Setup of run A:
// dot_product
module dot_product (
	input ap_clk,
	input ap_rst,
	output [16-1:0]  	memory_Addr_A,
	output 						memory_EN_A,
	output 						memory_WEN_A,
	output [32-1:0]	memory_Din_A,
	input  [32-1:0] 	memory_Dout_A,
	output [16-1:0]  	memory_Addr_B,
	output 						memory_EN_B,
	output 						memory_WEN_B,
	output [32-1:0]	memory_Din_B,
	input  [32-1:0] 	memory_Dout_B,
	input 						fifo_in_empty_n,
	input  [(3+2+16)-1:0]	fifo_in_dout,
	output 						fifo_in_read,
	input 						fifo_out_full_n,
	output 						fifo_out_write,
	output [(3+2+16)-1:0]	fifo_out_din
);
For scale: about 2400 cells after synthesis, ~0.022 mm2 of cells after synthesis.
Settings: LEC_CHECK=0, CAP_MARGIN=20, CORE_ASPECT_RATIO=0.5, CORE_MARGIN=2, CORE_UTILIZATION=62, CTS_CLUSTER_DIAMETER=232, CTS_CLUSTER_SIZE=98, PLACE_DENSITY=0.41, SLEW_MARGIN=20; clock period 9.51 ns.
run.sh (not shown) runs the stock make flow with config.mk's settings and CLKGATE_MAP_FILE=.
Run A went all the way through synthesis, placement and routing and the layout is clean on timing, DRC and antenna.
[inputs] run B vs run A
Settings: removing CTS_CLUSTER_DIAMETER (formerly 232); removing CORE_ASPECT_RATIO (formerly 0.5); removing PLACE_DENSITY (formerly 0.41); changing CORE_UTILIZATION from 62 to 40; removing CTS_CLUSTER_SIZE (formerly 98); changing the clock period (ns, I/O delays scaled along) from 9.51 to 7.92.
Results
Cmp run B vs run A: inserted tap cell count higher in run B. Taking run A as the reference, in run B total detailed-routing wirelength +about 14%, height of the die +74%.
Modified inputs, run C compared to run B
Settings: setting CTS_CLUSTER_DIAMETER to 80 for the first time; setting SETUP_SLACK_MARGIN to -0.77 for the first time; setting ABC_AREA to 1 for the first time; setting CTS_CLUSTER_SIZE to 47 for the first time; changing the clock period (ns, I/O delays scaled along) from 7.92 to 8.0.
Results
- Out of run B and run C, the only run to close with the timing, DRC and antenna checks passing was run B.
- From run B to run C the numbers moved as follows: met3 layer usage reported by global route now sits lower, via count now sits higher.
- Cell count ends up higher on run C.
- Run C ends up with higher synthesized area than run B does.
- Core utilization: run B and run C compared, lower one is run C

========
## run 1
Starting RTL as in the previous note.
==> flow/config.mk <==
export PLATFORM = sky130hd
export DESIGN_NAME = dot_product
export DESIGN_NICKNAME = dot_product
export VERILOG_FILES = /design/flow/design.v
export SDC_FILE = /design/flow/constraint.sdc
export NUM_CORES = 4
export LEC_CHECK = 0
export CAP_MARGIN = 0
export CORE_MARGIN = 2
export CORE_UTILIZATION = 70
export CTS_CLUSTER_SIZE = 37
export SETUP_SLACK_MARGIN = 0.03
export SLEW_MARGIN = 20
==> flow/constraint.sdc <==
create_clock -name core_clock -period 6.05 [get_ports {ap_clk}]
set_input_delay 1.2100 -clock core_clock [delete_from_list [all_inputs] [get_ports {ap_clk}]]
set_output_delay 1.2100 -clock core_clock [all_outputs]
set_load 0.01 [all_outputs]
[flow] run 1 | stages: complete | final checks: fail | reason: negative setup slack
What run 2 does differently from run 1 at the input level:
diff --git a/flow/config.mk b/flow/config.mk
--- a/flow/config.mk
+++ b/flow/config.mk
@@ -6,8 +6,7 @@
 export NUM_CORES = 4
 export LEC_CHECK = 0
-export CAP_MARGIN = 0
+export CAP_MARGIN = 20
 export CORE_MARGIN = 2
-export CORE_UTILIZATION = 70
-export CTS_CLUSTER_SIZE = 37
-export SETUP_SLACK_MARGIN = 0.03
+export CORE_UTILIZATION = 71
+export SETUP_SLACK_MARGIN = -0.27
 export SLEW_MARGIN = 20
==> flow/constraint.sdc <==
create_clock -name core_clock -period 3.69 [get_ports {ap_clk}]
set_input_delay 0.7380 -clock core_clock [delete_from_list [all_inputs] [get_ports {ap_clk}]]
set_output_delay 0.7380 -clock core_clock [all_outputs]
set_load 0.01 [all_outputs]
==> comparison <==
Run 2 finished all stages; however, its layout fails the closing checks, the failures being negative setup slack. ~same fraction of standard cell area that is sequential in run 2 and run 1. Cmp run 2 vs run 1: synthesis-to-finish area growth higher in run 2. Die size was lower in the run labelled run 2. Run 2 vs. run 1: placeable core region went down by about 2.3%.
Input-level comparison between run 3 and run 2:
diff --git a/flow/config.mk b/flow/config.mk
--- a/flow/config.mk
+++ b/flow/config.mk
@@ -8,5 +8,5 @@
 export CAP_MARGIN = 20
 export CORE_MARGIN = 2
-export CORE_UTILIZATION = 71
-export SETUP_SLACK_MARGIN = -0.27
+export CORE_UTILIZATION = 57
+export SETUP_SLACK_MARGIN = 1.5
 export SLEW_MARGIN = 20
==> flow/constraint.sdc <==
create_clock -name core_clock -period 5.98 [get_ports {ap_clk}]
set_input_delay 1.1960 -clock core_clock [delete_from_list [all_inputs] [get_ports {ap_clk}]]
set_output_delay 1.1960 -clock core_clock [all_outputs]
set_load 0.01 [all_outputs]
==> comparison <==
[run 3] flow finished | final checks: failed | reasons: negative setup slack
Run 3 vs. run 2: number of rows in the core area climbed 8; number of well-tap cells placed went up 122.
Taking run 2 as the reference point, the worst hold slack of run 3 falls by 0.013 ns.
Number of vias in the routed layout is lower on run 3
Run 2 → run 3: routed wire length shrank by 18000 microns, initial antenna violation count grew by 1, number of clock buffers in the layout shrank by 2.

========
job 2294:
Starting RTL as in the previous note.
make LEC_CHECK=0 CAP_MARGIN=0 CORE_MARGIN=2 CORE_UTILIZATION=72 CTS_CLUSTER_SIZE=34 SETUP_SLACK_MARGIN=0.61 SLEW_MARGIN=20 finish   # period 5.0 ns
Job 2294: GRT-0232 in global routing -> run aborted
Changes in job 8391 relative to job 2294:
# job 2294
export LEC_CHECK = 0
export CAP_MARGIN = 0
export CORE_MARGIN = 2
export CORE_UTILIZATION = 72
export CTS_CLUSTER_SIZE = 34
export SETUP_SLACK_MARGIN = 0.61
export SLEW_MARGIN = 20
create_clock -name core_clock -period 5.0 [get_ports {ap_clk}]
# job 8391
export LEC_CHECK = 0
export CAP_MARGIN = 20
export CORE_MARGIN = 2
export CORE_UTILIZATION = 72
export SETUP_SLACK_MARGIN = 0.21
export SLEW_MARGIN = 20
create_clock -name core_clock -period 5.0 [get_ports {ap_clk}]
==> comparison <==
STATUS run=job 8391 STAGES=ALL_DONE FINAL_CHECKS=FAILED CAUSE=setup timing. Diff job 2294..job 8391 | adder and majority cell fraction of the synthesized area | negligible. | number of placed cells counting well taps | job 8391 vs job 2294 | 0.33% lower |. Fraction of synthesized cell area in xor and xnor cells came out exactly the same in job 2294 and job 8391. On simple-gate share of the synthesized area, job 2294 and job 8391 are basically level. The detailed placement HPWL number comes out higher for job 2294 vs job 8391. For flip-flop and latch count after synthesis, job 2294 and job 8391 come out practically identical. In the metrics for job 2294 and job 8391, the one carrying the higher post-place instance area is job 2294.
diff inputs: job 8391 => job 2322
# job 8391
export LEC_CHECK = 0
export CAP_MARGIN = 20
export CORE_MARGIN = 2
export CORE_UTILIZATION = 72
export SETUP_SLACK_MARGIN = 0.21
export SLEW_MARGIN = 20
create_clock -name core_clock -period 5.0 [get_ports {ap_clk}]
# job 2322
export LEC_CHECK = 0
export CAP_MARGIN = 20
export CORE_MARGIN = 2
export CORE_UTILIZATION = 72
export PLACE_DENSITY_LB_ADDON = 0.24
export SETUP_SLACK_MARGIN = 1.5
export SLEW_MARGIN = 20
create_clock -name core_clock -period 8.23 [get_ports {ap_clk}]
Results
Endpoint arrival time on the critical path (higher): job 2322. To summarise job 2322: no stage aborted, but the layout did not pass its checks, failing on setup timing. Depth of the critical timing path with buffers and inverters included of job 2322 falls short of that of job 8391 by more than 10%. Number of hold-slack violations in the final timing report came out exactly the same in job 2322 and job 8391. | required time of the worst setup path | higher: job 2322 |.
Setup changes, job 2322 to job 6102
# job 2322
export LEC_CHECK = 0
export CAP_MARGIN = 20
export CORE_MARGIN = 2
export CORE_UTILIZATION = 72
export PLACE_DENSITY_LB_ADDON = 0.24
export SETUP_SLACK_MARGIN = 1.5
export SLEW_MARGIN = 20
create_clock -name core_clock -period 8.23 [get_ports {ap_clk}]
# job 6102
export LEC_CHECK = 0
export CAP_MARGIN = 20
export CORE_ASPECT_RATIO = 0.5
export CORE_MARGIN = 2
export CORE_UTILIZATION = 62
export PLACE_DENSITY = 0.69
export SLEW_MARGIN = 20
create_clock -name core_clock -period 9.51 [get_ports {ap_clk}]
[summary]
- Job 6102 ended with more x dimension of the die than job 2322.
- Re area taken by flip-flops and latches: no difference whatsoever between job 2322 and job 6102.
- Compared with job 2322, in job 6102 via count of the first global-routing pass down 4539; latest clock arrival within the worst-skew pair shrank by 0.03 ns.
- Compared to job 2322, the routing of job 6102 uses less wire.
- Higher area used by multi-input combinational logic was reported by job 2322, not job 6102.
- Job 6102 finished all stages; the layout is clean.
- The layout from job 2322, despite a flow that completed every stage, fails the layout checks, with the failing checks listed as setup timing.
- The die area in job 6102 was higher than what job 2322 gave.
- Looking at highest routing layer actually used, the met4 result is from job 6102; the met5 one comes from job 2322.
- Job 6102: total track usage lower than job 2322
## Diff of input files: job 632 against job 6102
# job 6102
export LEC_CHECK = 0
export CAP_MARGIN = 20
export CORE_ASPECT_RATIO = 0.5
export CORE_MARGIN = 2
export CORE_UTILIZATION = 62
export PLACE_DENSITY = 0.69
export SLEW_MARGIN = 20
create_clock -name core_clock -period 9.51 [get_ports {ap_clk}]
# job 632
export LEC_CHECK = 0
export ABC_AREA = 1
export CAP_MARGIN = 20
export CORE_ASPECT_RATIO = 0.52
export CORE_MARGIN = 2
export CORE_UTILIZATION = 57
export CTS_CLUSTER_DIAMETER = 64
export CTS_CLUSTER_SIZE = 100
export GPL_ROUTABILITY_DRIVEN = 0
export GPL_TIMING_DRIVEN = 1
export MIN_ROUTING_LAYER = met2
export PLACE_DENSITY_LB_ADDON = 0.21
export SLEW_MARGIN = 5
export TNS_END_PERCENT = 25
create_clock -name core_clock -period 9.51 [get_ports {ap_clk}]
## What came out
- Job 632 terminated abnormally: global routing reported GRT-0116.
- Job 6102 closes out successfully: all stages finished, all timing, DRC and antenna checks passed.
- Number of instances resized during post-cts repair of job 632 is on par with job 6102.
- Area inside the core boundary ends up lower on job 6102.
- Delta(die area, job 632 - job 6102) > 0
- Multiplexer fraction of the synthesized cell area, job 6102 and job 632: smaller value in job 632
> inputs changed (job 632 -> job 6723)
# job 632
export LEC_CHECK = 0
export ABC_AREA = 1
export CAP_MARGIN = 20
export CORE_ASPECT_RATIO = 0.52
export CORE_MARGIN = 2
export CORE_UTILIZATION = 57
export CTS_CLUSTER_DIAMETER = 64
export CTS_CLUSTER_SIZE = 100
export GPL_ROUTABILITY_DRIVEN = 0
export GPL_TIMING_DRIVEN = 1
export MIN_ROUTING_LAYER = met2
export PLACE_DENSITY_LB_ADDON = 0.21
export SLEW_MARGIN = 5
export TNS_END_PERCENT = 25
create_clock -name core_clock -period 9.51 [get_ports {ap_clk}]
# job 6723
export LEC_CHECK = 0
export CAP_MARGIN = 20
export CORE_ASPECT_RATIO = 0.52
export CORE_MARGIN = 2
export CORE_UTILIZATION = 57
export PLACE_DENSITY_LB_ADDON = 0.21
export SLEW_MARGIN = 20
create_clock -name core_clock -period 9.51 [get_ports {ap_clk}]
==> results <==
The final layout from job 6723, which completed every stage, passed the timing, DRC and antenna checks at the end of the flow. Number of flops mapped to enable cells by yosys: job 632 vs job 6723 — no meaningful difference. Of job 6723 and job 632, it is job 6723 that has the lower gate count of the mapped netlist. | area fraction in compound gates | higher: job 6723 |. From job 632 to job 6723 the numbers moved as follows: fraction of registers with async set/reset shows no meaningful change, placement-stage cell area shows a reduction of 4.4%, area fraction in full adders, half adders and majority gates shows an increase of 2.6 points. Compared with job 632, job 6723 shows a tally of unique sky130hd cells used after synthesis that is 5 higher. Between job 6723 and job 632, the yosys stat chip area is higher for job 632. Job 6723 ended up with a lower total instance count after detailed placement than job 632 did.
